==> config.mk <==
export PLATFORM = sky130hd
export DESIGN_NAME = URP_PCIE_RX_DATA_LINK_LAYER
export DESIGN_NICKNAME = URP_PCIE_RX_DATA_LINK_LAYER
export VERILOG_FILES = /design/flow/design.v
export SDC_FILE = /design/flow/constraint.sdc
export NUM_CORES = 4
export LEC_CHECK = 0
export CAP_MARGIN = 20
export CORE_MARGIN = 2
export CORE_UTILIZATION = 58
export CTS_CLUSTER_SIZE = 80
export SETUP_SLACK_MARGIN = 4.52
export SLEW_MARGIN = 20
==> constraint.sdc <==
create_clock -name core_clock -period 25.1 [get_ports {clk}]
set_input_delay 5.0200 -clock core_clock [delete_from_list [all_inputs] [get_ports {clk}]]
set_output_delay 5.0200 -clock core_clock [all_outputs]
set_load 0.01 [all_outputs]
==> design.v <==
module URP_PCIE_CRC32_GEN
#(
    parameter   DATA_WIDTH              = 224,
    parameter   CRC_WIDTH               = 32
)
(
    input   wire    [DATA_WIDTH-1:0]    data_i,
    output  logic   [CRC_WIDTH-1:0]     checksum_o
);
    logic           [DATA_WIDTH-1:0]    dividend;
    logic           [CRC_WIDTH-1:0]     crc_temp;
    always_comb begin
        dividend                            = data_i;
        crc_temp                            = 32'h00000000;
        for (int unsigned i = 0; i < DATA_WIDTH; i = i + 1) begin
            if (crc_temp[CRC_WIDTH-1] != dividend[DATA_WIDTH-1]) begin
                crc_temp                        = (crc_temp << 1) ^ 32'h814141AB;
            end 
            else begin
                crc_temp                        = crc_temp << 1;
            end
            dividend                            = dividend << 1;
        end
    end
    assign  checksum_o                  = crc_temp;   
endmodule
module URP_PCIE_RX_DATA_LINK_LAYER (
    input   logic                   clk,
    input   logic                   rst_n,
    input   logic   [267:0]         tlp_data_i,  
    input   logic                   tlp_data_valid_i,  
    output  logic                   tlp_data_ready_o,  
    output  logic   [31:0]          dllp_o,  
    output  logic                   dllp_valid_o,  
    input   logic                   dllp_read_i,  
    output  logic   [223:0]         tlp_data_o,  
    output  logic                   tlp_data_valid_o,  
    input   logic                   tlp_data_ready_i  
);
    logic [31:0]                lcrc_computed;       
    logic [31:0]                lcrc_received;       
    logic                       lcrc_valid;          
    logic [11:0]                sequence_number;     
    logic [11:0]                sequence_expected;   
    logic                       nak_scheduled_flag; 
    logic                       ack_scheduled_flag;
    logic [31:0]                dllp_data_gen;       
    logic lcrc_valid_o;
    logic [267:0] tlp_data_with_crc;
    logic [235:0] tlp_data_no_crc;
    logic [223:0] tlp_data_reg;
    logic valid;
    URP_PCIE_CRC32_GEN #(
        .DATA_WIDTH(236),   
        .CRC_WIDTH(32)      
    ) lcrc_gen (
        .data_i(tlp_data_i[267:32]),  
        .checksum_o(lcrc_computed)                     
    );
    always_comb begin
        lcrc_valid = 1'b1;
        lcrc_received = tlp_data_i[31:0];   
        if (lcrc_computed == lcrc_received) begin
            lcrc_valid = 1'b1;  
        end else begin
            lcrc_valid = 1'b0;
        end
    end
    always_ff @(posedge clk or negedge rst_n) begin
        if (!rst_n) begin
            sequence_expected <= 12'b0;   
            ack_scheduled_flag <= 1'b0;  
            nak_scheduled_flag <= 1'b0;  
            tlp_data_reg <= 223'b0;
            valid <= 1'b0;
            sequence_number <= 12'b0;
        end else if ( tlp_data_valid_i == lcrc_valid ) begin
            sequence_number = tlp_data_i[267:256];  
            if (sequence_number > sequence_expected) begin
                nak_scheduled_flag <= 1'b1;   
                ack_scheduled_flag <= 1'b0;   
                valid <= 1'b0;
            end else if (sequence_number < sequence_expected) begin
                nak_scheduled_flag <= 1'b0;   
                ack_scheduled_flag <= 1'b1;   
                valid <= 1'b1;
            end else if(sequence_number == sequence_expected) begin  
                tlp_data_reg <= tlp_data_i[255:32];
                valid <= 1'b1;
                sequence_expected <= sequence_expected + 1;  
            end
        end
    end
    always_ff @(posedge clk or negedge rst_n) begin
        if (!rst_n) begin
            dllp_data_gen <= 32'd0;
            dllp_valid_o <= 1'b0;
        end else if (tlp_data_valid_i && lcrc_valid) begin
            if (ack_scheduled_flag) begin  
                dllp_data_gen <= {20'b0,sequence_expected-1};  
                dllp_valid_o <= 1'b1;  
            end else if (nak_scheduled_flag) begin  
                dllp_data_gen <= {3'b0, 1'b1, 16'b0, sequence_expected};  
                dllp_valid_o <= 1'b1;  
            end else begin  
                dllp_valid_o <= 1'b0;  
            end
        end
    end
    assign tlp_data_o = tlp_data_reg;   
    assign tlp_data_valid_o = tlp_data_valid_i && lcrc_valid && valid;  
    assign tlp_data_ready_o = tlp_data_ready_i;  
    assign dllp_o = dllp_data_gen;
endmodule
==> run.sh <==
#!/bin/bash
# the make line also repeats each setting of config.mk as NAME=value (left out here)
make -C /OpenROAD-flow-scripts/flow DESIGN_CONFIG=/design/flow/config.mk WORK_HOME=/design/flow/orfs CLKGATE_MAP_FILE= finish
==> results.yml, run 1 <==
# implementation run metrics
critical_path:
  r2r_cells: 19
  path_max_fanout: 6
  worstSetupPathType: "in -> out"
  crit_family: "XOR/XNOR gates"
  crit_path_end_kind: "output port"
  crit_buf_inv: 10
  cpMaxStageDelayCell: "xnor3_2"
  reg2reg_setup_slack_ns: 20.75
  r2r_end: "sequence_expected[11]"
  crit_path_end: "tlp_data_valid_o"
  worstPathArrival_ns: 20.50
  required_ns: 20.08
  path_depth: 47
  crit_start: "tlp_data_i[263]"
  cpPeakStageDelay_ns: 0.56
  cp-start-kind: "primary input"
  r2r-start: "sequence_expected[5]"
logic_synthesis:
  synthArstFlopShare: 1.00
  syn_inst: 2949
  synthTopCellsByArea: "xnor3_1 (33%), dfrtp_1 (17%), xnor2_1 (16%)"
  synth_top_area_share: 0.334
  ys_top_logic_family: "XOR/XNOR gates"
  mux_share: 0.00335
  largest_area_cell: "xnor3_1"
  ys_sh_simple: 0.0832
  yosys_area_sq_mm: 0.0366
  ys_top_cells_by_count: "nand2_1 (700), xnor2_1 (681), xnor3_1 (542), dfrtp_1 (254), xor2_1 (247)"
  synth_flops: 254
  synth_warnings: 2
  most_common_cell: "nand2_1"
  ys_cells: 2949
  ff_type: "dfrtp_1"
  seq_area_frac_synth: 0.174
  xor_area_frac: 0.712
  yosys.area_share.aoi: 0.00749
  syn_avg_cell_area_sq_um: 12.4
  synth.net_count: 3237
  synth-edff-count: 0
  synthAdderAreaFrac: 0.00513
  synth_cell_types: 52
  syn_area_sq_mm: 0.0366
global_route:
  use_met3: 0.0715
  grt_max_degree: 114
  grt-ovfl-total: 0
  antenna_found_initial: 5
  grt_pass1_wl_mm: 190
  gr-usage-met1: 0.537
  met2_usage: 0.658
  track_usage: 0.399
  grt_pass1_vias: 30257
  busiest_layer: "met2"
final_layout:
  fin_nets: 4859
  filler_cell_count: 2544
  stdcell_area_sq_mm: 0.0561
  area_growth_pct: 53.3
  post-route-util: 0.895
place:
  dpl-instance-area_sq_mm: 0.0517
  place_congestion: 0.995
  port-buffer-count: 528
  dp_hpwl_mm: 102
sta:
  rsz0062_at_grt: "yes"
  maxSlewHeadroom: 0.392
  finalCriticalPeriod_ns: 25.52
  hold_slack_ns: 0.473
  hold_viol: 0
  setup_viol: 1
  max_freq_ghz: 0.0392
  slew_viol_final: 0
  period_used_share: 1.02
  setup_slack_ns: -0.422
  fin_skew_ns: 0.0241
  fin_tns_setup_ns: -0.422
  worst_slew_pin_slew_ns: 0.912
detailed_routing:
  drt_iter0_markers: 3823
  routedWlPerCell_um: 28.8
  vias: 31874
  ant_nets: 0
  firstDrtPassIters: 8
  drc: 0
  wl_mm: 157
  vias_per_cell: 5.86
clock_network:
  root_buffer: "clkbuf_16"
  clock_tree.htree_level_count: 1
  clockBufferDepth: 3
  hold_buffers: 0
  numCtsBuffers: 31
  clkTransAtPathRegs_ns: 0.06
  cts_num_sinks: 254
  clkLatencyLatePin_ns: 0.62
  cts_tree: "yes"
run:
  drv_cap: 0
  warnings: 35
floorplanning:
  fp_util: 0.583
  die_w_um: 255
  die.size.y_um: 255
  coreArea_sq_mm: 0.0627
  row_count: 92
  pin_count: 532
  dieArea_sq_mm: 0.0651
min_path:
  min_to: "tlp_data_reg[165]"
  hold_class: "reg -> reg"
  hp-start: "tlp_data_reg[165]"
  hold_depth: 2
run_status:
  outcome: "finished with violations"
  so_faults: "setup timing"
==> repair_timing <==
action | CTS | global route
resized | 138 | 163
setup buffers | 70 | 83
setup endpoints to repair | 245 | 248
pin swaps | 45 | 39
gates cloned | 4 | 24
==> layer usage <==
layer / up-vias / wire [um]
met5: - / 91
met4: 10 / 10500
met3: 727 / 18900
met2: 2433 / 72100
met1: 15822 / 54900
li1: 12882 / -
==> per-stage QoR <==
stage | instances | worst slack, ns
after floorplan | 2949 | 1.51
after CTS | 5332 | -0.251
after global placement | 5203 | -0.699
after global routing | 5440 | -0.654
final | 5440 | -0.422
after detailed placement | 5203 | -0.778
==> area by class of cell <==
cell class / instances / area (sq um) / share of cell area
multi-input combinational: 2581 / 32800 / 0.585
clock inverter: 12 / 131 / 0.00234
inverter: 20 / 101 / 0.00181
timing repair buffer: 1678 / 14700 / 0.262
timing repair inverter: 5 / 85.1 / 0.00152
tap: 846 / 1060 / 0.0189
clock buffer: 43 / 851 / 0.0152
antenna: 1 / 2.50 / 0.0000446
sequential: 254 / 6360 / 0.113
==> run 2: changes to the inputs <==
- CORE_UTILIZATION: 58 -> 65
- CTS_CLUSTER_SIZE: 80 -> 60
- MAX_ROUTING_LAYER: default -> met4
- SETUP_SLACK_MARGIN: 4.52 -> default
- clock period: 25.1 -> 29.0 ns (I/O delays scaled with it)
==> run 2 against run 1 <==
  * Now clean on timing, DRC and antenna
  * Worst hold slack improved by 0.0023 ns
  * Non-clock buffer count decreased by 863
  * Global-route usage shrank 0.97 points
  * Critical path type unchanged
  * Clock-buffer cell count fell by 3
==> results.yml, run 2 <==
# implementation run metrics
run_status:
  outcome: "finished clean"
logic_synthesis:
  synth_warnings: 2
  synth_cell_types: 52
  ys_top_logic_family: "XOR/XNOR gates"
  synth-edff-count: 0
  ys_top_cells_by_count: "nand2_1 (700), xnor2_1 (681), xnor3_1 (542), dfrtp_1 (254), xor2_1 (247)"
  synthArstFlopShare: 1.00
  syn_inst: 2949
  syn_area_sq_mm: 0.0366
  synth_top_area_share: 0.334
  synth.net_count: 3237
  seq_area_frac_synth: 0.174
  syn_avg_cell_area_sq_um: 12.4
  synth_flops: 254
  synthTopCellsByArea: "xnor3_1 (33%), dfrtp_1 (17%), xnor2_1 (16%)"
  xor_area_frac: 0.712
  yosys_area_sq_mm: 0.0366
  most_common_cell: "nand2_1"
  yosys.area_share.aoi: 0.00749
  largest_area_cell: "xnor3_1"
  ys_cells: 2949
  mux_share: 0.00335
  ys_sh_simple: 0.0832
  synthAdderAreaFrac: 0.00513
  ff_type: "dfrtp_1"
min_path:
  hp-start: "tlp_data_reg[179]"
  hold_depth: 2
  hold_class: "reg -> reg"
  min_to: "tlp_data_reg[179]"
critical_path:
  path_max_fanout: 7
  cpMaxStageDelayCell: "clkdlybuf4s50_1"
  crit_start: "tlp_data_i[264]"
  path_depth: 41
  worstPathArrival_ns: 22.90
  crit_buf_inv: 4
  r2r_end: "tlp_data_reg[218]"
  crit_path_end_kind: "output port"
  cpPeakStageDelay_ns: 0.71
  worstSetupPathType: "in -> out"
  crit_path_frequent_cell: "xnor3_1"
  r2r-start: "sequence_expected[5]"
  reg2reg_setup_slack_ns: 24.63
  r2r_cells: 16
  crit_family: "XOR/XNOR gates"
  cp-start-kind: "primary input"
  crit_path_end: "tlp_data_valid_o"
  required_ns: 23.20
clock_network:
  clockBufferDepth: 3
  clkTransAtPathRegs_ns: 0.06
  numCtsBuffers: 30
  cts_num_sinks: 254
  hold_buffers: 0
  clkLatencyLatePin_ns: 0.61
  root_buffer: "clkbuf_16"
  cts_tree: "yes"
  clock_tree.htree_level_count: 1
detailed_routing:
  routedWlPerCell_um: 24.6
  ant_nets: 0
  drt_iter0_markers: 2143
  firstDrtPassIters: 5
  vias: 25195
  drc: 0
  wl_mm: 110
  vias_per_cell: 5.63
sta:
  setup_viol: 0
  hold_viol: 0
  slew_viol_final: 0
  period_used_share: 0.990
  setup_slack_ns: 0.302
  fin_skew_ns: 0.0181
  maxSlewHeadroom: 0.276
  worst_slew_pin_slew_ns: 1.09
  finalCriticalPeriod_ns: 28.70
  max_freq_ghz: 0.0348
  fin_tns_setup_ns: 0
floorplanning:
  die_w_um: 241
  row_count: 86
  pin_count: 532
  coreArea_sq_mm: 0.0554
  dieArea_sq_mm: 0.0582
  die.size.y_um: 241
  fp_util: 0.660
global_route:
  grt_pass1_wl_mm: 162
  grt_pass1_vias: 26238
  track_usage: 0.390
  grt-ovfl-total: 0
  grt_max_degree: 114
  antenna_found_initial: 0
place:
  dp_hpwl_mm: 91.3
  place_inst: 4411
  port-buffer-count: 528
  place_congestion: 1.01
  place_ws_ns: 0.00120
final_layout:
  post-route-util: 0.827
  fin_nets: 3990
  finalNonFillerCells: 4474
  area_growth_pct: 25.2
run:
  warnings: 33
  drv_cap: 0
run 2: final cells by class:
type                    count  area (sq um)
well taps                 748           936
diodes                      1          2.50
fillers                  3106          9580
clock buffers              40           900
clock inverters            15           205
flip-flops and latches    254          6360
repair buffers            815          7480
inverters                  20          80.1
multi-input cells        2581         29900
run 2: timing repair:
| action | in CTS | in global routing |
|---|---|---|
| endpoints found under the setup margin | 1 | 1 |
| pin swaps | 0 | 2 |
| buffers inserted | 0 | 7 |
| resized | 4 | 40 |
run 2: per-layer routing:
layer	global-route usage	wire, um	up-vias	share of wire
li1	-	-	11166	-
met1	0.526	44200	12631	0.40
met2	0.622	53200	1213	0.48
met3	0.0630	9750	185	0.088
met4	0.101	3100	0	0.028
met5	-	0	-	0
run 2: per-stage QoR:
stage,hold WS [ns],area [sq um]
floorplan,0.462,36600
global placement,0.457,44500
detailed placement,0.462,44500
CTS,0.478,45600
global route,0.495,45800
finish,0.475,45800
==> run 3: changes to the inputs <==
- CORE_UTILIZATION: 65 -> 72
- CTS_CLUSTER_DIAMETER: default -> 396
- CTS_CLUSTER_SIZE: 60 -> 98
- MAX_ROUTING_LAYER: met4 -> default
- SETUP_SLACK_MARGIN: default -> 2.75
- TNS_END_PERCENT: default -> 5
- clock period: 29.0 -> 11.3 ns (I/O delays scaled with it)
==> run 3 against run 2 <==
  * The run now fails in detailed placement (3_5_place_dp)
  * Synthesized cell count unchanged
  * Synthesized area unchanged
  * Die area down 9.6%
==> results.yml, run 3 <==
# flow metrics
run_status:
  outcome: "stopped before the end"
  stop_stage: "detailed placement (3_5_place_dp)"
  stop_error: "[ERROR DPL-0038] Utilization greater than 100%, impossible to legalize"
logic_synthesis:
  mux_share: 0.00335
  ys_sh_simple: 0.0832
  ys_top_logic_family: "XOR/XNOR gates"
  seq_area_frac_synth: 0.174
  synth_warnings: 2
  most_common_cell: "nand2_1"
  syn_area_sq_mm: 0.0366
  synthAdderAreaFrac: 0.00513
  synth_cell_types: 52
  ys_top_cells_by_count: "nand2_1 (700), xnor2_1 (681), xnor3_1 (542), dfrtp_1 (254), xor2_1 (247)"
  yosys.area_share.aoi: 0.00749
  ff_type: "dfrtp_1"
  largest_area_cell: "xnor3_1"
  synth_flops: 254
  synth-edff-count: 0
  synthTopCellsByArea: "xnor3_1 (33%), dfrtp_1 (17%), xnor2_1 (16%)"
  synth.net_count: 3237
  synthArstFlopShare: 1.00
  synth_top_area_share: 0.334
  syn_inst: 2949
  ys_cells: 2949
  syn_avg_cell_area_sq_um: 12.4
  yosys_area_sq_mm: 0.0366
  xor_area_frac: 0.712
floorplanning:
  coreArea_sq_mm: 0.0502
  die_w_um: 229
  die.size.y_um: 229
  pin_count: 532
  row_count: 82
  fp_util: 0.729
  dieArea_sq_mm: 0.0526
place:
  port-buffer-count: 528
  place_congestion: 1.11
[run 3: per-stage QoR]
step | setup TNS (ns) | area, sq um | setup WS, ns
floorplan | -1384.51 | 38400 | -6.75
global placement | -1680.87 | 52000 | -8.32
==> run 4: changes to the inputs <==
- ABC_AREA: default -> 1
- CELL_PAD_IN_SITES_DETAIL_PLACEMENT: default -> 0
- CORE_UTILIZATION: 72 -> 65
- CTS_CLUSTER_DIAMETER: 396 -> default
- CTS_CLUSTER_SIZE: 98 -> 62
- GPL_ROUTABILITY_DRIVEN: default -> 0
- MIN_ROUTING_LAYER: default -> met1
- SETUP_SLACK_MARGIN: 2.75 -> default
- TNS_END_PERCENT: 5 -> default
- clock period: 11.3 -> 31.2 ns (I/O delays scaled with it)
==> run 4 against run 3 <==
  * The run fails in clock tree synthesis (4_1_cts)
  * Synthesized area is 0.71% lower
  * Die area grew 9.8%
  * Synthesized cell count increased by 47%
==> results.yml, run 4 <==
# flow metrics
logic_synthesis:
  xor_area_frac: 0.432
  synth_top_area_share: 0.257
  most_common_cell: "xor2_1"
  syn_inst: 4349
  ys_cells: 4349
  largest_area_cell: "xor2_1"
  syn_area_sq_mm: 0.0363
  syn_avg_cell_area_sq_um: 8.36
  ff_type: "dfrtp_1"
  synth.net_count: 4637
  synthAdderAreaFrac: 0.00516
  yosys_area_sq_mm: 0.0363
  ys_sh_simple: 0.298
  synth_flops: 254
  seq_area_frac_synth: 0.175
  yosys.area_share.aoi: 0.0208
  ys_top_logic_family: "XOR/XNOR gates"
  synth-edff-count: 0
  ys_top_cells_by_count: "xor2_1 (1067), nand2_1 (828), inv_1 (393), nand3_1 (271), xnor2_1 (262)"
  synth_warnings: 2
  synthTopCellsByArea: "xor2_1 (26%), dfrtp_1 (17%), nand2_1 (8.6%)"
  synthArstFlopShare: 1.00
  mux_share: 0.000310
  synth_cell_types: 54
floorplanning:
  dieArea_sq_mm: 0.0578
  die.size.y_um: 240
  row_count: 86
  die_w_um: 240
  pin_count: 532
  coreArea_sq_mm: 0.0552
  fp_util: 0.658
run_status:
  stop_stage: "clock tree synthesis (4_1_cts)"
  outcome: "stopped before the end"
  stop_error: "[ERROR DPL-0038] Utilization greater than 100%, impossible to legalize"
place:
  dp_hpwl_mm: 119
  place_inst: 6614
  port-buffer-count: 528
  place_ws_ns: -9.85
==> run 4: through the flow <==
stage | util | instance area (sq um) | hold WS (ns)
floorplan | - | 37900 | 0.482
detailed placement | 0.937 | 51700 | 0.467
global placement | 0.937 | 51700 | 0.453
==> run 5: changes to the inputs <==
- ABC_AREA: 1 -> default
- CAP_MARGIN: 20 -> 15
- CELL_PAD_IN_SITES_DETAIL_PLACEMENT: 0 -> default
- CORE_UTILIZATION: 65 -> 71
- CTS_CLUSTER_SIZE: 62 -> 60
- GPL_ROUTABILITY_DRIVEN: 0 -> default
- MAX_ROUTING_LAYER: default -> met4
- MIN_ROUTING_LAYER: met1 -> default
- SLEW_MARGIN: 20 -> 35
- clock period: 31.2 -> 27.2 ns (I/O delays scaled with it)
==> run 5 against run 4 <==
  * The run again fails in clock tree synthesis (4_1_cts)
  * Synthesized cell count fell by 32%
  * Die area fell by 7.7%
  * Synthesized area rose by 0.71%
==> results.yml, run 5 <==
# flow metrics
floorplanning:
  dieArea_sq_mm: 0.0534
  coreArea_sq_mm: 0.0511
  pin_count: 532
  die.size.y_um: 231
  die_w_um: 231
  fp_util: 0.716
  row_count: 83
logic_synthesis:
  synth_warnings: 2
  synth_cell_types: 52
  syn_area_sq_mm: 0.0366
  synth-edff-count: 0
  ff_type: "dfrtp_1"
  most_common_cell: "nand2_1"
  mux_share: 0.00335
  yosys_area_sq_mm: 0.0366
  syn_inst: 2949
  ys_cells: 2949
  largest_area_cell: "xnor3_1"
  synth_flops: 254
  ys_top_logic_family: "XOR/XNOR gates"
  seq_area_frac_synth: 0.174
  yosys.area_share.aoi: 0.00749
  synthAdderAreaFrac: 0.00513
  ys_top_cells_by_count: "nand2_1 (700), xnor2_1 (681), xnor3_1 (542), dfrtp_1 (254), xor2_1 (247)"
  synthArstFlopShare: 1.00
  xor_area_frac: 0.712
  ys_sh_simple: 0.0832
  synth.net_count: 3237
  synthTopCellsByArea: "xnor3_1 (33%), dfrtp_1 (17%), xnor2_1 (16%)"
  synth_top_area_share: 0.334
  syn_avg_cell_area_sq_um: 12.4
run_status:
  stop_stage: "clock tree synthesis (4_1_cts)"
  outcome: "stopped before the end"
  stop_error: "[ERROR DPL-0033] detailed placement checks failed during check placement."
place:
  place_congestion: 1.02
  port-buffer-count: 528
  dp_hpwl_mm: 108
  place_ws_ns: -0.920
## run 5: per-stage QoR
step                      hold slack (ns)  cell area [sq um]  std cells
after floorplan                     0.462              36600       2949
after global placement              0.456              47100       4692
after detailed placement            0.461              47100       4692
==> run 6: changes to the inputs <==
- CAP_MARGIN: 15 -> 35
- CORE_UTILIZATION: 71 -> 65
- CTS_CLUSTER_DIAMETER: default -> 270
- CTS_CLUSTER_SIZE: 60 -> default
- HOLD_SLACK_MARGIN: default -> 0.3
- SETUP_SLACK_MARGIN: default -> -1.63
- SLEW_MARGIN: 35 -> 20
- TNS_END_PERCENT: default -> 5
- clock period: 27.2 -> 25.9 ns (I/O delays scaled with it)
==> run 6 against run 5 <==
  * Now fails the layout checks on setup timing
  * Synthesized cell count stayed put
  * Synthesized area stayed put
  * Die area is 9.1% higher
==> results.yml, run 6 <==
# implementation run metrics
run_status:
  outcome: "finished with violations"
  so_faults: "setup timing"
floorplanning:
  coreArea_sq_mm: 0.0554
  fp_util: 0.660
  pin_count: 532
  die_w_um: 241
  row_count: 86
  die.size.y_um: 241
  dieArea_sq_mm: 0.0582
critical_path:
  path_depth: 47
  crit_buf_inv: 10
  r2r_cells: 16
  crit_path_end_kind: "output port"
  crit_path_frequent_cell: "xnor3_1"
  crit_family: "XOR/XNOR gates"
  crit_start: "tlp_data_i[255]"
  cp-start-kind: "primary input"
  path_max_fanout: 4
  r2r-start: "sequence_expected[5]"
  cpPeakStageDelay_ns: 0.62
  r2r_end: "tlp_data_reg[168]"
  reg2reg_setup_slack_ns: 21.47
  required_ns: 20.72
  crit_path_end: "tlp_data_valid_o"
  cpMaxStageDelayCell: "xnor3_1"
  worstSetupPathType: "in -> out"
  worstPathArrival_ns: 22.24
final_layout:
  fin_nets: 4630
  post-route-util: 0.912
  area_growth_pct: 38.0
clock_network:
  root_buffer: "clkbuf_16"
  clkLatencyLatePin_ns: 0.61
  cts_num_sinks: 254
  numCtsBuffers: 29
  clockBufferDepth: 3
  clock_tree.htree_level_count: 1
  cts_tree: "yes"
  clkTransAtPathRegs_ns: 0.06
  hold_buffers: 0
logic_synthesis:
  yosys_area_sq_mm: 0.0366
  synth-edff-count: 0
  synthArstFlopShare: 1.00
  synthTopCellsByArea: "xnor3_1 (33%), dfrtp_1 (17%), xnor2_1 (16%)"
  synth_cell_types: 52
  syn_avg_cell_area_sq_um: 12.4
  ff_type: "dfrtp_1"
  xor_area_frac: 0.712
  ys_sh_simple: 0.0832
  ys_cells: 2949
  synthAdderAreaFrac: 0.00513
  syn_inst: 2949
  largest_area_cell: "xnor3_1"
  ys_top_logic_family: "XOR/XNOR gates"
  synth_flops: 254
  synth_warnings: 2
  seq_area_frac_synth: 0.174
  synth_top_area_share: 0.334
  most_common_cell: "nand2_1"
  syn_area_sq_mm: 0.0366
  mux_share: 0.00335
  synth.net_count: 3237
  yosys.area_share.aoi: 0.00749
  ys_top_cells_by_count: "nand2_1 (700), xnor2_1 (681), xnor3_1 (542), dfrtp_1 (254), xor2_1 (247)"
sta:
  finalCriticalPeriod_ns: 27.42
  maxSlewHeadroom: 0.406
  setup_viol: 1
  fin_tns_setup_ns: -1.52
  slew_viol_final: 0
  period_used_share: 1.06
  max_freq_ghz: 0.0365
  hold_viol: 0
  fin_skew_ns: 0.0281
  worst_slew_pin_slew_ns: 0.891
  setup_slack_ns: -1.52
place:
  place_ws_ns: -1.01
  place_congestion: 1.03
  port-buffer-count: 528
  dp_hpwl_mm: 107
global_route:
  grt_pass1_vias: 32374
  grt_max_degree: 118
  grt_pass1_wl_mm: 200
  track_usage: 0.484
  grt-ovfl-total: 0
  antenna_found_initial: 1
min_path:
  hold_depth: 2
  hold_class: "reg -> reg"
  hp-start: "tlp_data_reg[37]"
  min_to: "tlp_data_reg[37]"
detailed_routing:
  vias: 30339
  drt_iter0_markers: 3061
  firstDrtPassIters: 5
  wl_mm: 139
  routedWlPerCell_um: 27.1
  ant_nets: 0
  vias_per_cell: 5.93
  drc: 0
run:
  drv_cap: 0
  warnings: 39
-- run 6: stage by stage --
step	std cells	hold slack [ns]	instance area, sq um
after CTS	5109	0.477	50300
after detailed placement	5055	0.462	49400
after global routing	5115	0.496	50500
final	5116	0.475	50500
after floorplan	2949	0.462	36600
after global placement	5055	0.458	49400
-- run 6: layout make-up --
class,instances,area [sq um]
Antenna cell,3,7.51
Clock buffer,39,813
Timing Repair Buffer,1456,12400
Fill cell,2125,4900
Tap cell,748,936
Multi-Input combinational cell,2581,29800
Sequential cell,254,6360
Inverter,20,80.1
Clock inverter,15,164
-- run 6: what timing repair did --
action / 4_1_cts / 5_1_grt
endpoints found under the setup margin: 0 / 1
setup buffers: 0 / 0
gates resized: 0 / 8
hold endpoints to repair: 0 / 0
-- run 6: per-layer routing --
metal / track usage / part of all wire / vias up
met3: 0.102 / 0.11 / 664
met5: - / 0 / -
li1: - / - / 12464
met2: 0.792 / 0.48 / 2244
met1: 0.562 / 0.34 / 14967
met4: 0.264 / 0.068 / 0
==> run 7: changes to the inputs <==
- ABC_AREA: default -> 1
- CAP_MARGIN: 35 -> 20
- CORE_UTILIZATION: 65 -> 71
- CTS_CLUSTER_DIAMETER: 270 -> 323
- CTS_CLUSTER_SIZE: default -> 59
- HOLD_SLACK_MARGIN: 0.3 -> default
- SETUP_SLACK_MARGIN: -1.63 -> default
- TNS_END_PERCENT: 5 -> default
- clock period: 25.9 -> 24.1 ns (I/O delays scaled with it)
==> run 7 against run 6 <==
  * The flow now stops in detailed placement (3_5_place_dp)
  * Synthesized area down 0.71%
  * Die area down 8.9%
  * Synthesized cell count rose by 47%
==> results.yml, run 7 <==
# flow metrics
logic_synthesis:
  ys_top_logic_family: "XOR/XNOR gates"
  syn_avg_cell_area_sq_um: 8.36
  seq_area_frac_synth: 0.175
  ff_type: "dfrtp_1"
  synth.net_count: 4637
  ys_cells: 4349
  yosys.area_share.aoi: 0.0208
  synth-edff-count: 0
  syn_area_sq_mm: 0.0363
  syn_inst: 4349
  xor_area_frac: 0.432
  yosys_area_sq_mm: 0.0363
  largest_area_cell: "xor2_1"
  ys_top_cells_by_count: "xor2_1 (1067), nand2_1 (828), inv_1 (393), nand3_1 (271), xnor2_1 (262)"
  mux_share: 0.000310
  synth_cell_types: 54
  synthAdderAreaFrac: 0.00516
  ys_sh_simple: 0.298
  synth_warnings: 2
  synth_top_area_share: 0.257
  most_common_cell: "xor2_1"
  synth_flops: 254
  synthArstFlopShare: 1.00
  synthTopCellsByArea: "xor2_1 (26%), dfrtp_1 (17%), nand2_1 (8.6%)"
run_status:
  stop_error: "[ERROR DPL-0038] Utilization greater than 100%, impossible to legalize"
  stop_stage: "detailed placement (3_5_place_dp)"
  outcome: "stopped before the end"
floorplanning:
  coreArea_sq_mm: 0.0504
  die_w_um: 230
  row_count: 82
  dieArea_sq_mm: 0.0530
  die.size.y_um: 230
  pin_count: 532
  fp_util: 0.721
place:
  port-buffer-count: 528
  place_congestion: 1.04
[run 7: through the flow]
step	hold WS (ns)	cell area (sq um)	instances	setup TNS (ns)
after global placement	0.452	51500	6536	-1826.60
after floorplan	0.482	37900	4349	-1741.84
==> run 8: changes to the inputs <==
- CELL_PAD_IN_SITES_DETAIL_PLACEMENT: default -> 0
- CORE_UTILIZATION: 71 -> 65
- CTS_CLUSTER_DIAMETER: 323 -> 321
- CTS_CLUSTER_SIZE: 59 -> 62
- GPL_ROUTABILITY_DRIVEN: default -> 0
- MIN_ROUTING_LAYER: default -> met1
- clock period: 24.1 -> 25.1 ns (I/O delays scaled with it)
==> run 8 against run 7 <==
  * The run fails in clock tree synthesis (4_1_cts)
  * Synthesized cell count stayed put
  * Synthesized area is the same
  * Die area grew 9.1%
==> results.yml, run 8 <==
# flow metrics
run_status:
  outcome: "stopped before the end"
  stop_stage: "clock tree synthesis (4_1_cts)"
  stop_error: "[ERROR DPL-0033] detailed placement checks failed during check placement."
logic_synthesis:
  ys_top_logic_family: "XOR/XNOR gates"
  ys_top_cells_by_count: "xor2_1 (1067), nand2_1 (828), inv_1 (393), nand3_1 (271), xnor2_1 (262)"
  xor_area_frac: 0.432
  synth_top_area_share: 0.257
  synth_warnings: 2
  synthTopCellsByArea: "xor2_1 (26%), dfrtp_1 (17%), nand2_1 (8.6%)"
  syn_area_sq_mm: 0.0363
  ys_sh_simple: 0.298
  ff_type: "dfrtp_1"
  mux_share: 0.000310
  seq_area_frac_synth: 0.175
  synth_cell_types: 54
  synth.net_count: 4637
  synthArstFlopShare: 1.00
  synthAdderAreaFrac: 0.00516
  synth_flops: 254
  yosys_area_sq_mm: 0.0363
  synth-edff-count: 0
  largest_area_cell: "xor2_1"
  syn_inst: 4349
  most_common_cell: "xor2_1"
  yosys.area_share.aoi: 0.0208
  syn_avg_cell_area_sq_um: 8.36
  ys_cells: 4349
floorplanning:
  coreArea_sq_mm: 0.0552
  die_w_um: 240
  fp_util: 0.658
  dieArea_sq_mm: 0.0578
  die.size.y_um: 240
  row_count: 86
  pin_count: 532
place:
  port-buffer-count: 528
  place_inst: 6637
  dp_hpwl_mm: 121
## run 8: stage by stage
step / hold slack, ns / instance area (sq um) / worst slack (ns)
after global placement: 0.453 / 51900 / -10.83
after floorplan: 0.482 / 37900 / -10.32
after detailed placement: 0.458 / 51900 / -13.84
==> run 9: changes to the inputs <==
- CAP_MARGIN: 20 -> 40
- CELL_PAD_IN_SITES_DETAIL_PLACEMENT: 0 -> default
- CORE_UTILIZATION: 65 -> 71
- CTS_CLUSTER_DIAMETER: 321 -> 323
- CTS_CLUSTER_SIZE: 62 -> 59
- GPL_ROUTABILITY_DRIVEN: 0 -> default
- MIN_ROUTING_LAYER: met1 -> default
- PLACE_DENSITY: default -> 0.66
- clock period: 25.1 -> 28.9 ns (I/O delays scaled with it)
==> run 9 against run 8 <==
  * The run fails in detailed placement (3_5_place_dp)
  * Synthesized area is the same
  * Synthesized cell count did not move
  * Die area down 8.3%
==> results.yml, run 9 <==
# flow metrics
logic_synthesis:
  ys_sh_simple: 0.298
  synthArstFlopShare: 1.00
  syn_inst: 4349
  synth_cell_types: 54
  ys_cells: 4349
  ys_top_cells_by_count: "xor2_1 (1067), nand2_1 (828), inv_1 (393), nand3_1 (271), xnor2_1 (262)"
  mux_share: 0.000310
  synthAdderAreaFrac: 0.00516
  syn_avg_cell_area_sq_um: 8.36
  ys_top_logic_family: "XOR/XNOR gates"
  largest_area_cell: "xor2_1"
  synth-edff-count: 0
  seq_area_frac_synth: 0.175
  synth_warnings: 2
  yosys_area_sq_mm: 0.0363
  synth.net_count: 4637
  yosys.area_share.aoi: 0.0208
  synthTopCellsByArea: "xor2_1 (26%), dfrtp_1 (17%), nand2_1 (8.6%)"
  synth_top_area_share: 0.257
  most_common_cell: "xor2_1"
  synth_flops: 254
  syn_area_sq_mm: 0.0363
  xor_area_frac: 0.432
  ff_type: "dfrtp_1"
run_status:
  stop_stage: "detailed placement (3_5_place_dp)"
  outcome: "stopped before the end"
  stop_error: "[ERROR DPL-0038] Utilization greater than 100%, impossible to legalize"
floorplanning:
  row_count: 82
  dieArea_sq_mm: 0.0530
  fp_util: 0.721
  coreArea_sq_mm: 0.0504
  die.size.y_um: 230
  die_w_um: 230
  pin_count: 532
place:
  place_congestion: 1.05
  port-buffer-count: 528
-- run 9: through the flow --
stage / worst slack, ns / TNS [ns]
after global placement: -8.68 / -840.24
after floorplan: -8.04 / -763.60
==> run 10: changes to the inputs <==
- ABC_AREA: 1 -> default
- CAP_MARGIN: 40 -> 5
- CORE_ASPECT_RATIO: default -> 0.72
- CORE_UTILIZATION: 71 -> 72
- CTS_CLUSTER_DIAMETER: 323 -> 95
- CTS_CLUSTER_SIZE: 59 -> 62
- MAX_ROUTING_LAYER: met4 -> default
- SETUP_SLACK_MARGIN: default -> -1.16
- clock period: 28.9 -> 14.9 ns (I/O delays scaled with it)
==> run 10 against run 9 <==
  * The flow again stops in detailed placement (3_5_place_dp)
  * Synthesized area increased by 0.71%
  * Synthesized cell count decreased by 32%
  * Die area shrank 0.63%
==> results.yml, run 10 <==
# flow metrics
logic_synthesis:
  ys_sh_simple: 0.0832
  most_common_cell: "nand2_1"
  synth_cell_types: 52
  synth_warnings: 2
  synth-edff-count: 0
  syn_inst: 2949
  ff_type: "dfrtp_1"
  yosys_area_sq_mm: 0.0366
  largest_area_cell: "xnor3_1"
  synth_top_area_share: 0.334
  synthArstFlopShare: 1.00
  mux_share: 0.00335
  ys_top_cells_by_count: "nand2_1 (700), xnor2_1 (681), xnor3_1 (542), dfrtp_1 (254), xor2_1 (247)"
  synth_flops: 254
  ys_cells: 2949
  syn_avg_cell_area_sq_um: 12.4
  seq_area_frac_synth: 0.174
  synthTopCellsByArea: "xnor3_1 (33%), dfrtp_1 (17%), xnor2_1 (16%)"
  yosys.area_share.aoi: 0.00749
  xor_area_frac: 0.712
  syn_area_sq_mm: 0.0366
  synth.net_count: 3237
  synthAdderAreaFrac: 0.00513
  ys_top_logic_family: "XOR/XNOR gates"
floorplanning:
  die_w_um: 270
  pin_count: 532
  fp_util: 0.725
  die.size.y_um: 195
  dieArea_sq_mm: 0.0527
  coreArea_sq_mm: 0.0504
  row_count: 70
place:
  place_congestion: 1.11
  port-buffer-count: 528
run_status:
  stop_stage: "detailed placement (3_5_place_dp)"
  stop_error: "[ERROR DPL-0038] Utilization greater than 100%, impossible to legalize"
  outcome: "stopped before the end"
==> run 10: stage by stage <==
step                    area (sq um)  worst slack [ns]  TNS [ns]
after floorplan                38800             -4.59   -621.65
after global placement         52100             -6.34   -978.64
==> run 11: changes to the inputs <==
- CAP_MARGIN: 5 -> 20
- CORE_ASPECT_RATIO: 0.72 -> default
- CORE_UTILIZATION: 72 -> 58
- CTS_CLUSTER_DIAMETER: 95 -> default
- CTS_CLUSTER_SIZE: 62 -> default
- PLACE_DENSITY: 0.66 -> default
- SETUP_SLACK_MARGIN: -1.16 -> -1.48
- clock period: 14.9 -> 20.3 ns (I/O delays scaled with it)
==> run 11 against run 10 <==
  * Now fails the layout checks on setup timing
  * Synthesized area unchanged
  * Synthesized cell count stayed put
  * Die area up 24%
==> results.yml, run 11 <==
# implementation run metrics
run_status:
  outcome: "finished with violations"
  so_faults: "setup timing"
logic_synthesis:
  synth-edff-count: 0
  ys_top_cells_by_count: "nand2_1 (700), xnor2_1 (681), xnor3_1 (542), dfrtp_1 (254), xor2_1 (247)"
  syn_inst: 2949
  ys_cells: 2949
  syn_area_sq_mm: 0.0366
  yosys_area_sq_mm: 0.0366
  synth_cell_types: 52
  synthArstFlopShare: 1.00
  synth_flops: 254
  synth_warnings: 2
  most_common_cell: "nand2_1"
  yosys.area_share.aoi: 0.00749
  syn_avg_cell_area_sq_um: 12.4
  ys_sh_simple: 0.0832
  xor_area_frac: 0.712
  synthAdderAreaFrac: 0.00513
  synthTopCellsByArea: "xnor3_1 (33%), dfrtp_1 (17%), xnor2_1 (16%)"
  ff_type: "dfrtp_1"
  ys_top_logic_family: "XOR/XNOR gates"
  seq_area_frac_synth: 0.174
  synth.net_count: 3237
  synth_top_area_share: 0.334
  largest_area_cell: "xnor3_1"
  mux_share: 0.00335
sta:
  max_freq_ghz: 0.0417
  hold_slack_ns: 0.471
  worst_slew_pin_slew_ns: 0.941
  setup_slack_ns: -3.66
  setup_viol: 1
  hold_viol: 0
  rsz0062_at_grt: "yes"
  period_used_share: 1.18
  finalCriticalPeriod_ns: 23.96
  maxSlewHeadroom: 0.372
  fin_skew_ns: 0.0235
  slew_viol_final: 0
min_path:
  hold_class: "reg -> reg"
  min_to: "tlp_data_reg[168]"
  hp-start: "tlp_data_reg[168]"
  hold_depth: 2
critical_path:
  r2r_end: "tlp_data_reg[154]"
  crit_start: "tlp_data_i[265]"
  cpMaxStageDelayCell: "clkdlybuf4s50_1"
  r2r-start: "sequence_expected[5]"
  cpPeakStageDelay_ns: 0.55
  crit_path_frequent_cell: "buf_4"
  worstPathArrival_ns: 19.90
  path_max_fanout: 6
  crit_path_end_kind: "output port"
  path_depth: 53
  required_ns: 16.24
  crit_buf_inv: 16
  crit_path_end: "tlp_data_valid_o"
  crit_family: "XOR/XNOR gates"
  cp-start-kind: "primary input"
  r2r_cells: 17
  reg2reg_setup_slack_ns: 16.82
  worstSetupPathType: "in -> out"
detailed_routing:
  drt_iter0_markers: 2666
  vias_per_cell: 5.44
  firstDrtPassIters: 6
  routedWlPerCell_um: 24.4
  wl_mm: 132
  ant_nets: 0
  vias: 29357
  drc: 0
final_layout:
  fin_nets: 4812
  finalNonFillerCells: 5397
  area_growth_pct: 48.9
  stdcell_area_sq_mm: 0.0545
  filler_cell_count: 3063
floorplanning:
  coreArea_sq_mm: 0.0627
  row_count: 92
  die_w_um: 255
  fp_util: 0.583
  dieArea_sq_mm: 0.0651
  die.size.y_um: 255
  pin_count: 532
clock_network:
  root_buffer: "clkbuf_16"
  cts_num_sinks: 254
  clock_tree.htree_level_count: 1
  clkTransAtPathRegs_ns: 0.06
  clockBufferDepth: 3
  cts_tree: "yes"
  clkLatencyLatePin_ns: 0.63
  numCtsBuffers: 31
global_route:
  track_usage: 0.383
  grt_pass1_vias: 30144
  antenna_found_initial: 2
  grt_max_degree: 73
  grt_pass1_wl_mm: 184
  grt-ovfl-total: 0
place:
  port-buffer-count: 528
  dp_hpwl_mm: 104
  place_congestion: 0.995
  dpl-instance-area_sq_mm: 0.0522
  place_inst: 5278
  place_ws_ns: -3.59
run:
  warnings: 32
  drv_cap: 0
[run 11: metrics by stage]
step                       util  setup TNS (ns)
after floorplan               -           -1.48
after global placement    0.833           -3.40
after detailed placement  0.833          -12.81
after CTS                 0.854           -3.25
after global routing      0.869           -3.90
final                     0.869           -3.66
[run 11: per-layer routing]
| layer | track usage | wire length (um) | share of wire |
|---|---|---|---|
| met1 | 0.521 | 50400 | 0.38 |
| met2 | 0.644 | 64400 | 0.49 |
| met3 | 0.0549 | 11700 | 0.089 |
| met5 | 0 | 0 | 0 |
| met4 | 0.114 | 5140 | 0.039 |
[run 11: area by class of cell]
type / instances / area [sq um] / area share
multi-input cells: 2581 / 31900 / 0.586
repair buffers: 1636 / 14000 / 0.258
flip-flops and latches: 254 / 6360 / 0.117
well taps: 846 / 1060 / 0.0194
clock buffers: 43 / 891 / 0.0163
clock inverters: 15 / 136 / 0.00250
inverters: 20 / 80.1 / 0.00147
diodes: 2 / 5.00 / 0.0000918
[run 11: what timing repair did]
action | in CTS | in global routing
setup endpoints to repair | 1 | 1
resized | 46 | 83
pin swaps | 19 | 55
setup buffers | 7 | 52
hold buffers | 0 | 0
==> run 12: changes to the inputs <==
- CELL_PAD_IN_SITES_GLOBAL_PLACEMENT: default -> 0
- CORE_UTILIZATION: 58 -> 20
- CTS_CLUSTER_DIAMETER: default -> 170
- MIN_ROUTING_LAYER: default -> met1
- PLACE_DENSITY_LB_ADDON: default -> 0.13
- SETUP_SLACK_MARGIN: -1.48 -> default
- SLEW_MARGIN: 20 -> 25
- TNS_END_PERCENT: default -> 80
- clock period: 20.3 -> 24.2 ns (I/O delays scaled with it)
==> run 12 against run 11 <==
  * The layout still fails its checks (setup timing)
  * Utilization decreased by 56 points
  * Final cell count grew 30%
  * Register-to-register slack better by 3.7 ns
  * Sequential cell count is the same
  * Via count fell by 11%
  * Die area rose to 2.9 times the previous value
  * Worst hold slack got worse by 0.00096 ns
  * Sequential share of layout area decreased by 0.24 points
  * Worst setup slack gained 2.9 ns
  * Clock-buffer cell count up 8
  * Non-clock buffer count grew 66
  * Critical path type unchanged
  * Critical endpoint unchanged
  * Largest cell class unchanged
==> results.yml, run 12 <==
# implementation run metrics
run_status:
  outcome: "finished with violations"
  so_faults: "setup timing"
place:
  place_ws_ns: -1.97
  place_congestion: 0.810
  dp_hpwl_mm: 129
  port-buffer-count: 528
  place_inst: 6900
final_layout:
  post-route-util: 0.305
  fin_nets: 4884
  filler_cell_count: 18904
  area_growth_pct: 52.0
  finalNonFillerCells: 7007
critical_path:
  crit_path_frequent_cell: "buf_4"
  required_ns: 19.36
  crit_buf_inv: 15
  crit_family: "XOR/XNOR gates"
  cp-start-kind: "primary input"
  cpMaxStageDelayCell: "xnor3_2"
  crit_path_end: "tlp_data_valid_o"
  r2r-start: "sequence_expected[5]"
  r2r_cells: 17
  crit_path_end_kind: "output port"
  r2r_end: "sequence_expected[11]"
  crit_start: "tlp_data_i[261]"
  reg2reg_setup_slack_ns: 20.48
  cpPeakStageDelay_ns: 0.56
  path_max_fanout: 8
  path_depth: 52
  worstSetupPathType: "in -> out"
  worstPathArrival_ns: 20.16
global_route:
  grt_max_degree: 127
  track_usage: 0.160
  grt_pass1_vias: 28204
  grt-ovfl-total: 0
  grt_pass1_wl_mm: 211
  antenna_found_initial: 3
logic_synthesis:
  largest_area_cell: "xnor3_1"
  ys_top_cells_by_count: "nand2_1 (700), xnor2_1 (681), xnor3_1 (542), dfrtp_1 (254), xor2_1 (247)"
  ys_top_logic_family: "XOR/XNOR gates"
  mux_share: 0.00335
  yosys.area_share.aoi: 0.00749
  synthArstFlopShare: 1.00
  ys_sh_simple: 0.0832
  synth-edff-count: 0
  syn_inst: 2949
  syn_area_sq_mm: 0.0366
  synth_cell_types: 52
  ys_cells: 2949
  syn_avg_cell_area_sq_um: 12.4
  synth_warnings: 2
  most_common_cell: "nand2_1"
  synthAdderAreaFrac: 0.00513
  xor_area_frac: 0.712
  synth_top_area_share: 0.334
  synth.net_count: 3237
  synth_flops: 254
  yosys_area_sq_mm: 0.0366
  synthTopCellsByArea: "xnor3_1 (33%), dfrtp_1 (17%), xnor2_1 (16%)"
  seq_area_frac_synth: 0.174
  ff_type: "dfrtp_1"
floorplanning:
  dieArea_sq_mm: 0.186
  row_count: 157
  fp_util: 0.201
  pin_count: 532
  coreArea_sq_mm: 0.182
  die_w_um: 432
  die.size.y_um: 432
clock_network:
  clkTransAtPathRegs_ns: 0.05
  numCtsBuffers: 37
  clock_tree.htree_level_count: 2
  cts_num_sinks: 254
  clkLatencyLatePin_ns: 0.65
  cts_tree: "yes"
  root_buffer: "clkbuf_16"
  clockBufferDepth: 3
detailed_routing:
  ant_nets: 0
  vias: 25995
  drc: 0
  routedWlPerCell_um: 21.5
  firstDrtPassIters: 8
  vias_per_cell: 3.71
  drt_iter0_markers: 1134
  wl_mm: 151
sta:
  slew_viol_final: 0
  period_used_share: 1.03
  worst_slew_pin_slew_ns: 0.917
  fin_skew_ns: 0.0351
  hold_viol: 0
  setup_viol: 1
  rsz0062_at_grt: "yes"
  fin_tns_setup_ns: -0.795
  finalCriticalPeriod_ns: 25.00
  setup_slack_ns: -0.795
  max_freq_ghz: 0.0400
  maxSlewHeadroom: 0.389
run:
  drv_cap: 0
  warnings: 32
min_path:
  hp-start: "tlp_data_reg[199]"
  hold_class: "reg -> reg"
  hold_depth: 2
  min_to: "tlp_data_reg[199]"
==> run 12: repair_timing <==
action                     in CTS  in global routing
setup endpoints to repair       1                  1
buffers inserted               41                  1
hold endpoints to repair        0                  0
hold buffers                    0                  0
pin swaps                      85                 10
gates resized                 171                 19
==> run 12: final cells by class <==
type	instances	area [sq um]	share of cell area
multi-input cells	2581	30600	0.550
repair buffers	1702	14400	0.258
flip-flops and latches	254	6360	0.114
well taps	2385	2980	0.0536
clock buffers	51	1050	0.0188
clock inverters	13	203	0.00364
inverters	20	82.6	0.00148
diodes	1	2.50	0.0000450
==> run 12: through the flow <==
stage                     instance area (sq um)  hold WS [ns]
after floorplan                           36700         0.462
after global placement                    53300         0.458
after detailed placement                  53300         0.461
after CTS                                 55500         0.475
after global routing                      55600         0.490
final                                     55600         0.470
==> run 12: routing by layer <==
layer,wire length (um),vias up,GRT usage
li1,-,12959,-
met1,65400,12548,0.200
met2,78500,402,0.294
met3,4170,84,0.0203
met4,2740,2,0.0303
met5,13,-,0
==> run 13: changes to the inputs <==
- CELL_PAD_IN_SITES_GLOBAL_PLACEMENT: 0 -> default
- CORE_UTILIZATION: 20 -> 66
- CTS_CLUSTER_DIAMETER: 170 -> default
- CTS_CLUSTER_SIZE: default -> 54
- MIN_ROUTING_LAYER: met1 -> default
- PLACE_DENSITY_LB_ADDON: 0.13 -> default
- SETUP_SLACK_MARGIN: default -> 4.52
- SLEW_MARGIN: 25 -> 20
- TNS_END_PERCENT: 80 -> default
- clock period: 24.2 -> 25.0 ns (I/O delays scaled with it)
==> run 13 against run 12 <==
  * The run now fails in clock tree synthesis (4_1_cts)
  * Die area is 69% lower
  * Synthesized area is the same
  * Synthesized cell count unchanged
==> results.yml, run 13 <==
# flow metrics
run_status:
  outcome: "stopped before the end"
  stop_stage: "clock tree synthesis (4_1_cts)"
  stop_error: "[ERROR DPL-0038] Utilization greater than 100%, impossible to legalize"
logic_synthesis:
  synth_cell_types: 52
  ff_type: "dfrtp_1"
  yosys_area_sq_mm: 0.0366
  syn_avg_cell_area_sq_um: 12.4
  synth_warnings: 2
  synthAdderAreaFrac: 0.00513
  syn_area_sq_mm: 0.0366
  largest_area_cell: "xnor3_1"
  seq_area_frac_synth: 0.174
  synthTopCellsByArea: "xnor3_1 (33%), dfrtp_1 (17%), xnor2_1 (16%)"
  yosys.area_share.aoi: 0.00749
  synth.net_count: 3237
  ys_top_cells_by_count: "nand2_1 (700), xnor2_1 (681), xnor3_1 (542), dfrtp_1 (254), xor2_1 (247)"
  synth-edff-count: 0
  mux_share: 0.00335
  synthArstFlopShare: 1.00
  ys_top_logic_family: "XOR/XNOR gates"
  ys_sh_simple: 0.0832
  synth_top_area_share: 0.334
  syn_inst: 2949
  xor_area_frac: 0.712
  ys_cells: 2949
  most_common_cell: "nand2_1"
  synth_flops: 254
place:
  place_congestion: 1.01
  port-buffer-count: 528
  place_ws_ns: -1.36
  place_inst: 5098
  dp_hpwl_mm: 122
floorplanning:
  dieArea_sq_mm: 0.0573
  die.size.y_um: 239
  coreArea_sq_mm: 0.0550
  row_count: 86
  die_w_um: 239
  pin_count: 532
  fp_util: 0.666
-- run 13: per-stage QoR --
step           cell area [sq um]  setup TNS [ns]  utilization
3_5_place_dp               51600           -1.36        0.938
2_1_floorplan              38300               0            -
3_3_place_gp               51600          -0.597        0.938
==> run 14: changes to the inputs <==
- ABC_AREA: default -> 1
- CAP_MARGIN: 20 -> 15
- CORE_UTILIZATION: 66 -> 71
- CTS_CLUSTER_DIAMETER: default -> 323
- CTS_CLUSTER_SIZE: 54 -> 59
- MAX_ROUTING_LAYER: default -> met4
- PLACE_DENSITY: default -> 0.66
- SETUP_SLACK_MARGIN: 4.52 -> default
- clock period: 25.0 -> 30.3 ns (I/O delays scaled with it)
==> run 14 against run 13 <==
  * The run fails in detailed placement (3_5_place_dp)
  * Synthesized area down 0.71%
  * Synthesized cell count up 47%
  * Die area down 7.6%
==> results.yml, run 14 <==
# flow metrics
run_status:
  outcome: "stopped before the end"
  stop_stage: "detailed placement (3_5_place_dp)"
  stop_error: "[ERROR DPL-0038] Utilization greater than 100%, impossible to legalize"
logic_synthesis:
  ff_type: "dfrtp_1"
  most_common_cell: "xor2_1"
  synth_flops: 254
  synthAdderAreaFrac: 0.00516
  synth_warnings: 2
  ys_top_cells_by_count: "xor2_1 (1067), nand2_1 (828), inv_1 (393), nand3_1 (271), xnor2_1 (262)"
  synthArstFlopShare: 1.00
  seq_area_frac_synth: 0.175
  yosys.area_share.aoi: 0.0208
  syn_area_sq_mm: 0.0363
  largest_area_cell: "xor2_1"
  synth-edff-count: 0
  ys_cells: 4349
  mux_share: 0.000310
  ys_sh_simple: 0.298
  synth_cell_types: 54
  syn_inst: 4349
  synth.net_count: 4637
  syn_avg_cell_area_sq_um: 8.36
  ys_top_logic_family: "XOR/XNOR gates"
  synth_top_area_share: 0.257
  synthTopCellsByArea: "xor2_1 (26%), dfrtp_1 (17%), nand2_1 (8.6%)"
  yosys_area_sq_mm: 0.0363
  xor_area_frac: 0.432
floorplanning:
  die.size.y_um: 230
  row_count: 82
  dieArea_sq_mm: 0.0530
  coreArea_sq_mm: 0.0504
  fp_util: 0.721
  pin_count: 532
  die_w_um: 230
place:
  port-buffer-count: 528
  place_congestion: 1.03
[run 14: metrics by stage]
step | instances | hold slack, ns | worst slack (ns) | TNS, ns
2_1_floorplan | 4349 | 0.482 | -7.20 | -478.28
3_3_place_gp | 6529 | 0.452 | -7.91 | -574.10
==> run 15: changes to the inputs <==
- GPL_ROUTABILITY_DRIVEN: default -> 0
- clock period: 30.3 -> 28.0 ns (I/O delays scaled with it)
==> run 15 against run 14 <==
  * The flow again stops in detailed placement (3_5_place_dp)
  * Die area unchanged
  * Synthesized area unchanged
  * Synthesized cell count unchanged
==> results.yml, run 15 <==
# flow metrics
run_status:
  outcome: "stopped before the end"
  stop_error: "[ERROR DPL-0038] Utilization greater than 100%, impossible to legalize"
  stop_stage: "detailed placement (3_5_place_dp)"
logic_synthesis:
  yosys.area_share.aoi: 0.0208
  ff_type: "dfrtp_1"
  syn_avg_cell_area_sq_um: 8.36
  syn_area_sq_mm: 0.0363
  seq_area_frac_synth: 0.175
  synth_top_area_share: 0.257
  largest_area_cell: "xor2_1"
  ys_top_cells_by_count: "xor2_1 (1067), nand2_1 (828), inv_1 (393), nand3_1 (271), xnor2_1 (262)"
  synth.net_count: 4637
  synth-edff-count: 0
  ys_sh_simple: 0.298
  yosys_area_sq_mm: 0.0363
  synthTopCellsByArea: "xor2_1 (26%), dfrtp_1 (17%), nand2_1 (8.6%)"
  mux_share: 0.000310
  syn_inst: 4349
  most_common_cell: "xor2_1"
  synth_cell_types: 54
  synth_flops: 254
  ys_top_logic_family: "XOR/XNOR gates"
  synth_warnings: 2
  ys_cells: 4349
  synthAdderAreaFrac: 0.00516
  xor_area_frac: 0.432
  synthArstFlopShare: 1.00
floorplanning:
  pin_count: 532
  fp_util: 0.721
  coreArea_sq_mm: 0.0504
  die_w_um: 230
  dieArea_sq_mm: 0.0530
  row_count: 82
  die.size.y_um: 230
place:
  port-buffer-count: 528
run 15: through the flow:
step	hold slack [ns]	setup TNS [ns]	worst slack (ns)	instances
after floorplan	0.482	-947.02	-8.58	4349
after global placement	0.453	-1004.10	-9.12	6522
==> run 16: changes to the inputs <==
- ABC_AREA: 1 -> default
- CAP_MARGIN: 15 -> 20
- CORE_UTILIZATION: 71 -> 50
- CTS_CLUSTER_DIAMETER: 323 -> default
- CTS_CLUSTER_SIZE: 59 -> default
- GPL_ROUTABILITY_DRIVEN: 0 -> default
- MAX_ROUTING_LAYER: met4 -> default
- PLACE_DENSITY: 0.66 -> default
- SETUP_SLACK_MARGIN: default -> 4.52
- clock period: 28.0 -> 15.9 ns (I/O delays scaled with it)
==> run 16 against run 15 <==
  * Now fails the layout checks on setup timing
  * Synthesized area increased by 0.71%
  * Die area increased by 42%
  * Synthesized cell count decreased by 32%
==> results.yml, run 16 <==
# implementation run metrics
clock_network:
  cts_tree: "yes"
  cts_num_sinks: 254
  root_buffer: "clkbuf_16"
  clock_tree.htree_level_count: 1
  clkTransAtPathRegs_ns: 0.06
  clockBufferDepth: 3
  numCtsBuffers: 31
  clkLatencyLatePin_ns: 0.63
  hold_buffers: 0
logic_synthesis:
  synth.net_count: 3237
  syn_avg_cell_area_sq_um: 12.4
  ys_cells: 2949
  synthArstFlopShare: 1.00
  xor_area_frac: 0.712
  syn_inst: 2949
  synth_cell_types: 52
  yosys.area_share.aoi: 0.00749
  synth_warnings: 2
  ys_sh_simple: 0.0832
  seq_area_frac_synth: 0.174
  syn_area_sq_mm: 0.0366
  most_common_cell: "nand2_1"
  synthTopCellsByArea: "xnor3_1 (33%), dfrtp_1 (17%), xnor2_1 (16%)"
  largest_area_cell: "xnor3_1"
  mux_share: 0.00335
  synth_flops: 254
  ys_top_logic_family: "XOR/XNOR gates"
  ys_top_cells_by_count: "nand2_1 (700), xnor2_1 (681), xnor3_1 (542), dfrtp_1 (254), xor2_1 (247)"
  synth_top_area_share: 0.334
  ff_type: "dfrtp_1"
  synth-edff-count: 0
  synthAdderAreaFrac: 0.00513
  yosys_area_sq_mm: 0.0366
place:
  place_congestion: 0.987
  place_ws_ns: -5.99
  port-buffer-count: 528
  dp_hpwl_mm: 110
detailed_routing:
  drt_iter0_markers: 2835
  ant_nets: 0
  wl_mm: 161
  vias_per_cell: 5.46
  drc: 0
  firstDrtPassIters: 5
  routedWlPerCell_um: 27.3
  vias: 32038
run:
  warnings: 32
  drv_cap: 0
min_path:
  hold_depth: 2
  hp-start: "tlp_data_reg[119]"
  min_to: "tlp_data_reg[119]"
  hold_class: "reg -> reg"
final_layout:
  area_growth_pct: 69.8
  post-route-util: 0.855
  fin_nets: 5173
sta:
  rsz0062_at_grt: "yes"
  setup_slack_ns: -5.24
  setup_viol: 255
  maxSlewHeadroom: 0.394
  hold_viol: 0
  period_used_share: 1.33
  fin_skew_ns: 0.0270
  worst_slew_pin_slew_ns: 0.909
  finalCriticalPeriod_ns: 21.14
  max_freq_ghz: 0.0473
  slew_viol_final: 0
  hold_slack_ns: 0.465
critical_path:
  reg2reg_setup_slack_ns: 12.37
  crit_buf_inv: 10
  path_max_fanout: 5
  r2r_cells: 20
  r2r-start: "sequence_expected[5]"
  path_depth: 47
  crit_path_frequent_cell: "xnor3_2"
  worstPathArrival_ns: 17.96
  crit_family: "XOR/XNOR gates"
  cp-start-kind: "primary input"
  crit_path_end_kind: "output port"
  worstSetupPathType: "in -> out"
  r2r_end: "tlp_data_reg[217]"
  cpMaxStageDelayCell: "xnor3_2"
  cpPeakStageDelay_ns: 0.58
  crit_path_end: "tlp_data_valid_o"
  crit_start: "tlp_data_i[249]"
  required_ns: 12.72
floorplanning:
  fp_util: 0.503
  pin_count: 532
  row_count: 99
  die.size.y_um: 275
  coreArea_sq_mm: 0.0727
  dieArea_sq_mm: 0.0754
  die_w_um: 275
run_status:
  outcome: "finished with violations"
  so_faults: "setup timing"
global_route:
  antenna_found_initial: 4
  grt-ovfl-total: 0
  grt_pass1_wl_mm: 215
  track_usage: 0.393
  grt_pass1_vias: 32454
  grt_max_degree: 71
## run 16: cell type report
type,instances,area (sq um)
tap,959,1200
sequential,254,6360
clock inverter,10,164
fill,3469,10600
timing repair inverter,1,20.0
multi-input combinational,2581,34800
clock buffer,46,922
timing repair buffer,1996,18600
antenna,2,5.00
inverter,20,91.3
## run 16: layer usage
metal	vias to the layer above	routed length, um	track usage
li1	13549	-	-
met1	16137	60500	0.532
met5	-	10	0
met3	465	16400	0.0792
met4	2	7650	0.114
met2	1885	75900	0.645
## run 16: per-stage QoR
step           setup TNS, ns  instance area (sq um)  cells
3_3_place_gp         -824.77                  52700   5405
6_report             -638.92                  62200   5869
2_1_floorplan        -417.72                  38800   2949
3_5_place_dp         -869.09                  52700   5405
5_1_grt              -664.96                  62200   5868
4_1_cts              -478.46                  59600   5775
## run 16: repair_timing
item / in CTS / in global routing
endpoints found under the setup margin: 255 / 255
pin swaps: 258 / 172
gates resized: 620 / 372
cloned: 43 / 8
buffers inserted: 271 / 84
==> run 17: changes to the inputs <==
- CORE_UTILIZATION: 50 -> 66
- CTS_CLUSTER_SIZE: default -> 34
- SETUP_SLACK_MARGIN: 4.52 -> -1.48
- clock period: 15.9 -> 23.2 ns (I/O delays scaled with it)
==> run 17 against run 16 <==
  * The run now fails in global routing (5_1_grt)
  * Die area fell by 24%
  * Synthesized area did not move
  * Synthesized cell count did not move
==> results.yml, run 17 <==
# flow metrics
place:
  place_congestion: 1.00
  port-buffer-count: 528
  dp_hpwl_mm: 112
logic_synthesis:
  yosys.area_share.aoi: 0.00749
  ys_top_logic_family: "XOR/XNOR gates"
  ys_cells: 2949
  ys_sh_simple: 0.0832
  synth_top_area_share: 0.334
  synth_warnings: 2
  synthTopCellsByArea: "xnor3_1 (33%), dfrtp_1 (17%), xnor2_1 (16%)"
  xor_area_frac: 0.712
  syn_avg_cell_area_sq_um: 12.4
  ff_type: "dfrtp_1"
  syn_area_sq_mm: 0.0366
  synth_flops: 254
  synth.net_count: 3237
  seq_area_frac_synth: 0.174
  syn_inst: 2949
  synth_cell_types: 52
  yosys_area_sq_mm: 0.0366
  most_common_cell: "nand2_1"
  synthArstFlopShare: 1.00
  mux_share: 0.00335
  largest_area_cell: "xnor3_1"
  synth-edff-count: 0
  ys_top_cells_by_count: "nand2_1 (700), xnor2_1 (681), xnor3_1 (542), dfrtp_1 (254), xor2_1 (247)"
  synthAdderAreaFrac: 0.00513
floorplanning:
  pin_count: 532
  die_w_um: 239
  dieArea_sq_mm: 0.0573
  die.size.y_um: 239
  coreArea_sq_mm: 0.0550
  fp_util: 0.666
  row_count: 86
run_status:
  outcome: "stopped before the end"
  stop_stage: "global routing (5_1_grt)"
  stop_error: "[ERROR GRT-0232] Routing congestion too high. Check the congestion heatmap in the GUI."
clock_network:
  numCtsBuffers: 31
  cts_num_sinks: 254
  root_buffer: "clkbuf_16"
  hold_buffers: 0
  clockBufferDepth: 3
  clock_tree.htree_level_count: 1
global_route:
  track_usage: 0.759
  grt-ovfl-total: 9
run 17: per-layer routing:
| layer | overflow | GRT usage |
|---|---|---|
| met5 | 0 | 0.225 |
| met4 | 4 | 0.811 |
| met3 | 3 | 0.589 |
| met2 | 2 | 0.943 |
| met1 | 0 | 0.738 |
run 17: stage by stage:
step,worst slack (ns),std cells,hold slack (ns),instance area [sq um]
after floorplan,-0.960,2949,0.462,36600
after CTS,-2.19,5230,0.481,52000
after detailed placement,-2.41,5150,0.462,50100
after global placement,-1.81,5150,0.457,50100
run 17: what timing repair did:
item                       CTS
buffers inserted            23
gates resized              124
setup endpoints to repair    1
pin swaps                   35
